==> flow/design.v (excerpt) <==
module cpu (
    input  clk,
    input  rst_n,
    input  [31:0] instr,
    input  [31:0] ram_data2,
    input  [10:0] start_pc,
    input  [3:0]  reg_addr,   
    output logic         waiting,
    output logic         ram_w_en1,
    output logic         ram_w_en2,
    output logic [10:0]  ram_addr2,
    output logic [31:0]  ram_in2,
    output logic [31:0]  status_out,
    output logic [31:0]  datapath_out,
    output logic [10:0]  pc_out,
    output logic [31:0]  reg_output
);
For scale: about 590 flip-flops, roughly 48000 um2 of cells after synthesis.
export LEC_CHECK = 0
export CAP_MARGIN = 15
export CORE_MARGIN = 2
export CORE_UTILIZATION = 68
export CTS_CLUSTER_DIAMETER = 29
export CTS_CLUSTER_SIZE = 35
export MAX_ROUTING_LAYER = met4
export SETUP_SLACK_MARGIN = 1.93
export SLEW_MARGIN = 20
create_clock -name core_clock -period 7.72 [get_ports {clk}]
run.sh (not shown) runs the stock make flow with config.mk's settings and CLKGATE_MAP_FILE=.
The baseline aborted during 5_1_grt.
Then changed:
==> flow/config.mk (replaced) <==
export PLATFORM = sky130hd
export DESIGN_NAME = cpu
export DESIGN_NICKNAME = cpu
export VERILOG_FILES = /design/flow/design.v
export SDC_FILE = /design/flow/constraint.sdc
export NUM_CORES = 4
export LEC_CHECK = 0
export CAP_MARGIN = 15
export CORE_MARGIN = 2
export CORE_UTILIZATION = 58
export SETUP_SLACK_MARGIN = 1.03
export SLEW_MARGIN = 20
export TNS_END_PERCENT = 5
==> flow/constraint.sdc (replaced) <==
create_clock -name core_clock -period 7.66 [get_ports {clk}]
set_input_delay 1.5320 -clock core_clock [delete_from_list [all_inputs] [get_ports {clk}]]
set_output_delay 1.5320 -clock core_clock [all_outputs]
set_load 0.01 [all_outputs]
Result:
- Now the flow finished but fails on setup timing
- die size grows by 17%
- synthesized area stays the same
- synthesized cell count is unchanged
Then changed:
==> flow/config.mk (replaced) <==
export PLATFORM = sky130hd
export DESIGN_NAME = cpu
export DESIGN_NICKNAME = cpu
export VERILOG_FILES = /design/flow/design.v
export SDC_FILE = /design/flow/constraint.sdc
export NUM_CORES = 4
export LEC_CHECK = 0
export CAP_MARGIN = 40
export CORE_MARGIN = 2
export CORE_UTILIZATION = 43
export SLEW_MARGIN = 20
==> flow/constraint.sdc (replaced) <==
create_clock -name core_clock -period 6.59 [get_ports {clk}]
set_input_delay 1.3180 -clock core_clock [delete_from_list [all_inputs] [get_ports {clk}]]
set_output_delay 1.3180 -clock core_clock [all_outputs]
set_load 0.01 [all_outputs]
The new run ran to the end with violations: setup timing.
Non-clock buffer count goes up by 237.
Power goes up by 28%.
Combinational power goes up by 34%.
Synthesized cell count does not change.
Via count goes down by 2.8%.

---

cpu again, from the RTL that the note above started with.
clock: 5.09 ns
lec_check: 0
cap_margin: 30
core_margin: 2
core_utilization: 68
cts_cluster_size: 35
gpl_routability_driven: 1
max_routing_layer: met5
place_density: 0.62
slew_margin: 20
tns_end_percent: 10
The baseline never finished: it broke off in global routing (GRT-0116).
Rerun with:
- CAP_MARGIN: 30 -> 15
- CORE_UTILIZATION: 68 -> 69
- CTS_CLUSTER_SIZE: 35 -> 36
- MAX_ROUTING_LAYER: met5 -> met4
- PLACE_DENSITY: 0.62 -> 0.64
- clock period: 5.09 -> 8.28 ns (I/O delays scaled with it)
Result: The changed run did not get past global routing, error GRT-0116. Synthesized area does not change. Die size falls slightly. Synthesized cell count does not change.
Rerun with:
- CAP_MARGIN: 15 -> 40
- CORE_UTILIZATION: 69 -> 40
- CTS_CLUSTER_SIZE: 36 -> not set
- GPL_ROUTABILITY_DRIVEN: 1 -> not set
- MAX_ROUTING_LAYER: met4 -> not set
- PLACE_DENSITY: 0.64 -> not set
- TNS_END_PERCENT: 10 -> not set
- clock period: 8.28 -> 11.9 ns (I/O delays scaled with it)
- The new run completed with no timing, DRC or antenna violations
- area after synthesis stays the same
- synthesized cell count is unchanged
- die area goes up by about 70%

---

Setup of ember:
Starting RTL as in the previous note.
Settings: LEC_CHECK=0, CAP_MARGIN=20, CORE_ASPECT_RATIO=0.52, CORE_MARGIN=2, CORE_UTILIZATION=67, CTS_CLUSTER_SIZE=17, GPL_ROUTABILITY_DRIVEN=0, GPL_TIMING_DRIVEN=0, MIN_ROUTING_LAYER=met2, PLACE_DENSITY_LB_ADDON=0.26, SETUP_SLACK_MARGIN=1.77, SLEW_MARGIN=20; clock period 12.0 ns.
ember did not run to completion, as it errored out during global routing (5_1_grt).
#### Input delta (willow over ember)
Settings: GPL_ROUTABILITY_DRIVEN removed (was 0); MIN_ROUTING_LAYER removed (was met2); SLEW_MARGIN changed from 20 to 0; CORE_ASPECT_RATIO removed (was 0.52); CORE_UTILIZATION changed from 67 to 40; GPL_TIMING_DRIVEN removed (was 0); CTS_CLUSTER_SIZE removed (was 17).
==> comparison <==
- willow ended with every stage complete and zero timing, DRC or antenna violations.
- In willow the number of buffers created by CTS turned out about 36% higher than in ember.
- Number of cells in Yosys stat: ember vs willow, no meaningful difference
- The run showing the greater cell resize tally after clock tree synthesis is ember.
- Horizontal die dimension of willow falls short of that of ember by a few percent.
- [compare] base=ember new=willow: total number of H-tree levels increased 1, placed instance count went up by about 6%, standard cell area after detailed placement went down.
The inputs of yarrow differ from those of willow as listed below.
Settings: SETUP_SLACK_MARGIN no longer set, was 1.77; CAP_MARGIN now 40, was 20; SLEW_MARGIN now 20, was 0; PLACE_DENSITY_LB_ADDON no longer set, was 0.26; CORE_UTILIZATION now 43, was 40; the clock period (ns, I/O delays scaled along) now 11.9, was 12.0.
--- outcome ---
What willow reported for number of cells on the critical path has to be multiplied by 1.08 to get the figure for yarrow.
Met2 track demand over resource in global routing (higher): yarrow
Comparing willow and yarrow, the higher sequential share of power is on yarrow.
Delta (yarrow minus willow): worst-case headroom to the max-slew limit now sits higher, die footprint went down about 7%, post-detailed-placement cell area now sits higher.
Power figures rest on the tool's default switching activity, not on a simulated workload.
